## a_filter_reference_32x11
module a_filter_reference_32x11(
    input [31:0] x_in,
    input clk,
    input [5:0] reset,
    output [31:0] y_out);
    wire [10:0] a1_1;
    wire [10:0] a1_2;
    wire [10:0] a1_3;
    wire [10:0] a1_4;
    wire [10:0] b1;
    assign a1_1 = -11'sd208;
    assign a1_2 = -11'sd1021;
    assign a1_3 = -11'sd930;
    assign a1_4 = -11'sd1010;
    assign b1 = 11'sd307;
    wire [31:0] y_1;
    wire [31:0] y_2;
    wire [31:0] y_3;
    wire [31:0] y_4;
    wire [31:0] y_5;
    fos_exact_v4 first_stage(x_in,a1_4,clk,reset[0],y_1);
    fos_exact_v3 second_stage(y_1,a1_3,b1,clk,reset[1],y_2);
    fos_exact_v2 third_stage(y_2,a1_2,clk,reset[2],y_3);
    fos_exact_v2 fourth_stage(y_3,a1_2,clk,reset[3],y_4);
    fos_exact_v1 fifth_stage(y_4,a1_1,clk,reset[4],y_5);
    fos_exact_v1 sixth_stage(y_5,a1_1,clk,reset[5],y_out);
endmodule
Settings: LEC_CHECK=0, CAP_MARGIN=40, CORE_MARGIN=2, CORE_UTILIZATION=71, CTS_CLUSTER_DIAMETER=201, CTS_CLUSTER_SIZE=41, PLACE_DENSITY_LB_ADDON=0.02, SETUP_SLACK_MARGIN=1.26, SLEW_MARGIN=20, TNS_END_PERCENT=5; clock period 4.37 ns.
run.sh (not shown) runs the stock make flow with config.mk's settings and CLKGATE_MAP_FILE=.
The baseline stopped in global routing (5_1_grt) with GRT-0232.
Change:
Settings changed: ABC_AREA set to 1, CORE_UTILIZATION 71 to 70, PLACE_DENSITY_LB_ADDON 0.02 to 0.28, SETUP_SLACK_MARGIN 1.26 to unset, TNS_END_PERCENT 5 to unset.
What happened:
- The changed run stopped in detailed placement (3_5_place_dp) (DPL-0033)
- die area went up by about a fifth
- synthesized area went up by about a fifth
- synthesized cell count went up by a quarter to a third
Change:
Settings changed: ABC_AREA 1 to unset, PLACE_DENSITY_LB_ADDON 0.28 to 0.02.
=>
- This time the run aborted during global routing (5_1_grt), error GRT-0116
- die area fell by about 12%
- area after synthesis decreases by 13%
- synthesized cell count shrinks by about 26%
Change:
Settings changed: CAP_MARGIN 40 to 20, CORE_ASPECT_RATIO set to 0.91, CORE_UTILIZATION 70 to 72, CTS_CLUSTER_DIAMETER 201 to unset, CTS_CLUSTER_SIZE 41 to unset, PLACE_DENSITY_LB_ADDON 0.02 to unset.
Clock period 4.37 ns to 7.5 ns, I/O delays scaled along.
Outcome: The changed run completed, yet does not pass: negative setup slack. Synthesized cell count does not change. Area after synthesis stays the same. Die size goes down by a few percent.
Change:
Settings changed: ABC_AREA set to 1, CTS_CLUSTER_SIZE set to 12.
Clock period 7.5 ns to 8.58 ns, I/O delays scaled along.
What happened: Now the flow passed the timing, DRC and antenna checks; global-route usage went up by 11 points; cell count went up by a quarter to a third; setup slack improved by 2200 ps.
Change:
Settings changed: ABC_AREA 1 to unset, CORE_ASPECT_RATIO 0.91 to unset, CORE_UTILIZATION 72 to 9, CTS_CLUSTER_SIZE 12 to unset.
Clock period 8.58 ns to 9.92 ns, I/O delays scaled along.
After rerunning:
- flip-flop count stays the same
- critical path depth went down by 3
- cell area is about the same
- worst hold slack gets better by 12 ps

---

== P ==
a_filter_reference_32x11 again, from the RTL that the note above started with.
Settings: LEC_CHECK=0, CAP_MARGIN=20, CELL_PAD_IN_SITES_GLOBAL_PLACEMENT=3, CORE_ASPECT_RATIO=1.1, CORE_MARGIN=2, CORE_UTILIZATION=40, CTS_CLUSTER_DIAMETER=182, GPL_ROUTABILITY_DRIVEN=0, GPL_TIMING_DRIVEN=0, HOLD_SLACK_MARGIN=0.23, MIN_ROUTING_LAYER=met2, PLACE_DENSITY_LB_ADDON=0.29, SETUP_SLACK_MARGIN=0.74, SLEW_MARGIN=40; clock period 9.22 ns.
In summary, P completed successfully, with a layout that passed the timing, DRC and antenna checks.
## Diff of input files: Q against P
# P
export LEC_CHECK = 0
export CAP_MARGIN = 20
export CELL_PAD_IN_SITES_GLOBAL_PLACEMENT = 3
export CORE_ASPECT_RATIO = 1.1
export CORE_MARGIN = 2
export CORE_UTILIZATION = 40
export CTS_CLUSTER_DIAMETER = 182
export GPL_ROUTABILITY_DRIVEN = 0
export GPL_TIMING_DRIVEN = 0
export HOLD_SLACK_MARGIN = 0.23
export MIN_ROUTING_LAYER = met2
export PLACE_DENSITY_LB_ADDON = 0.29
export SETUP_SLACK_MARGIN = 0.74
export SLEW_MARGIN = 40
create_clock -name core_clock -period 9.22 [get_ports {clk}]
# Q
export LEC_CHECK = 0
export CAP_MARGIN = 20
export CORE_MARGIN = 2
export CORE_UTILIZATION = 59
export SLEW_MARGIN = 20
create_clock -name core_clock -period 4.37 [get_ports {clk}]
[summary]
Complete run, failing final checks: Q, reason negative setup slack. Q vs P — count of inserted tapcells dropped 558. Side by side, fraction of the cycle the final worst path needs turned out higher in Q than in P. Diff P -> Q: setup slack fell by 3.70 ns, data arrival at the endpoint of the critical path fell by 0.18 ns.
#### Input delta (R over Q)
# Q
export LEC_CHECK = 0
export CAP_MARGIN = 20
export CORE_MARGIN = 2
export CORE_UTILIZATION = 59
export SLEW_MARGIN = 20
create_clock -name core_clock -period 4.37 [get_ports {clk}]
# R
export LEC_CHECK = 0
export CAP_MARGIN = 20
export CORE_MARGIN = 2
export CORE_UTILIZATION = 40
export SETUP_SLACK_MARGIN = 2.51
export SLEW_MARGIN = 20
create_clock -name core_clock -period 8.86 [get_ports {clk}]
[summary]
R completed end to end with timing, DRC and antenna clean.
Re post-detailed-placement half-perimeter wirelength: R is about 16% down on Q.
Looking at number of non-clock buffers in the layout, R sits 84% below Q.
Floorplan row count in R vs Q: up 24
Sort R and Q by design area asc -> top: R
From Q to R the numbers moved as follows: share of flip-flops with an asynchronous set or reset after synthesis did not really move; global-route usage went down; worst setup slack went up.
Changes in S relative to R:
# R
export LEC_CHECK = 0
export CAP_MARGIN = 20
export CORE_MARGIN = 2
export CORE_UTILIZATION = 40
export SETUP_SLACK_MARGIN = 2.51
export SLEW_MARGIN = 20
create_clock -name core_clock -period 8.86 [get_ports {clk}]
# S
export LEC_CHECK = 0
export CAP_MARGIN = 20
export CORE_MARGIN = 2
export CORE_UTILIZATION = 72
export PLACE_DENSITY_LB_ADDON = 0.0
export SLEW_MARGIN = 20
create_clock -name core_clock -period 8.38 [get_ports {clk}]
### Flow results
S ends up with a horizontal die size that is about 25% lower than in R.
S ran in full, but the layout does not pass; the checks complain about negative setup slack.
Looking at total instance count after detailed placement, S sits 8.1% below R.
Routed wire length (lower): S
For the critical path arrival, S came in 0.12 ns higher than R did.
### S -> T
# S
export LEC_CHECK = 0
export CAP_MARGIN = 20
export CORE_MARGIN = 2
export CORE_UTILIZATION = 72
export PLACE_DENSITY_LB_ADDON = 0.0
export SLEW_MARGIN = 20
create_clock -name core_clock -period 8.38 [get_ports {clk}]
# T
export LEC_CHECK = 0
export CAP_MARGIN = 20
export CORE_MARGIN = 2
export CORE_UTILIZATION = 72
export CTS_CLUSTER_SIZE = 72
export PLACE_DENSITY_LB_ADDON = 0.0
export SETUP_SLACK_MARGIN = 2.47
export SLEW_MARGIN = 20
create_clock -name core_clock -period 8.38 [get_ports {clk}]
==> results <==
Utilization after layout ended up 7.5 points higher on T than on S.
Delta (T minus S): growth of design area from synthesis to finish rose 10 points, total global-route track usage rose 5.1 points, total number of vias rose about 10%, number of enable flip-flop cells about even.
FAIL for each of S and T
| S | all stages done | FAIL | negative setup slack |
Diff S -> T | clock-buffer cell count | up by more than a quarter
Diff S -> T: insertion delay to the later sink of the worst-skew pair down 0.02 ns; total number of H-tree levels higher; first-pass GRT wire length picked up an extra about 14%.

---

a_filter_reference_32x11 again, from the RTL that the note above started with.
clock: 4.37 ns
lec_check: 0
cap_margin: 20
core_margin: 2
core_utilization: 70
cts_cluster_diameter: 201
cts_cluster_size: 41
max_routing_layer: met4
place_density_lb_addon: 0.06
setup_slack_margin: 1.29
slew_margin: 20
The starting point did not get past clock tree synthesis (4_1_cts).
Rerun with:
ABC_AREA = 1   (was unset)
CORE_UTILIZATION = 72   (was 70)
CTS_CLUSTER_DIAMETER = unset   (was 201)
CTS_CLUSTER_SIZE = unset   (was 41)
MAX_ROUTING_LAYER = unset   (was met4)
SETUP_SLACK_MARGIN = unset   (was 1.29)
clock period = 7.43 ns   (was 4.37 ns; I/O delays follow)
Outcome:
- With this change the flow failed in global routing (5_1_grt) (GRT-0232)
- die size grows by roughly a tenth
- synthesized cell count grows by a quarter to a third
- synthesized area grows by about a fifth
Rerun with:
CORE_ASPECT_RATIO = 0.91   (was unset)
PLACE_DENSITY = 0.39   (was unset)
PLACE_DENSITY_LB_ADDON = unset   (was 0.06)
clock period = 8.54 ns   (was 7.43 ns; I/O delays follow)
=> Now the flow finished with timing, DRC and antenna clean. Die size barely changes. Synthesized area is unchanged. Synthesized cell count does not change.

---

## before
a_filter_reference_32x11 again, from the RTL that the note above started with.
==> flow/config.mk <==
export PLATFORM = sky130hd
export DESIGN_NAME = a_filter_reference_32x11
export DESIGN_NICKNAME = a_filter_reference_32x11
export VERILOG_FILES = /design/flow/design.v
export SDC_FILE = /design/flow/constraint.sdc
export NUM_CORES = 4
export LEC_CHECK = 0
export ABC_AREA = 1
export CAP_MARGIN = 30
export CORE_ASPECT_RATIO = 0.83
export CORE_MARGIN = 2
export CORE_UTILIZATION = 71
export CTS_CLUSTER_DIAMETER = 242
export CTS_CLUSTER_SIZE = 39
export GPL_ROUTABILITY_DRIVEN = 1
export GPL_TIMING_DRIVEN = 1
export MAX_ROUTING_LAYER = met4
export SETUP_SLACK_MARGIN = -0.16
export SLEW_MARGIN = 20
==> flow/constraint.sdc <==
create_clock -name core_clock -period 7.08 [get_ports {clk}]
set_input_delay 1.4160 -clock core_clock [delete_from_list [all_inputs] [get_ports {clk}]]
set_output_delay 1.4160 -clock core_clock [all_outputs]
set_load 0.01 [all_outputs]
Tool error ODB-0269 stopped before during global routing (5_1_grt); no final results.
Inputs modified between before and after:
# before
export LEC_CHECK = 0
export ABC_AREA = 1
export CAP_MARGIN = 30
export CORE_ASPECT_RATIO = 0.83
export CORE_MARGIN = 2
export CORE_UTILIZATION = 71
export CTS_CLUSTER_DIAMETER = 242
export CTS_CLUSTER_SIZE = 39
export GPL_ROUTABILITY_DRIVEN = 1
export GPL_TIMING_DRIVEN = 1
export MAX_ROUTING_LAYER = met4
export SETUP_SLACK_MARGIN = -0.16
export SLEW_MARGIN = 20
create_clock -name core_clock -period 7.08 [get_ports {clk}]
# after
export LEC_CHECK = 0
export ABC_AREA = 1
export CAP_MARGIN = 30
export CORE_ASPECT_RATIO = 0.83
export CORE_MARGIN = 2
export CORE_UTILIZATION = 71
export CTS_CLUSTER_DIAMETER = 242
export CTS_CLUSTER_SIZE = 39
export GPL_ROUTABILITY_DRIVEN = 0
export GPL_TIMING_DRIVEN = 1
export MAX_ROUTING_LAYER = met4
export PLACE_DENSITY_LB_ADDON = 0.11
export SETUP_SLACK_MARGIN = 2.12
export SLEW_MARGIN = 20
create_clock -name core_clock -period 8.25 [get_ports {clk}]
[summary]
- Stage in which a tool error killed after: global routing (5_1_grt).
- Relative to before, post-place setup slack has increased by 1.11 ns in after.
- Re register share after synthesis: no difference whatsoever between before and after.
- Re core utilization before placement: no difference whatsoever between before and after.
- As far as synthesized cell count goes, after and before are indistinguishable; the numbers are identical.
- Compared with before, after shows total of cells resized after clock tree synthesis that has gone down by more than 10%.
- Re number of nets produced by synthesis: no difference whatsoever between after and before.
- Diff after..before | number of library cell types mapped by synthesis | unchanged
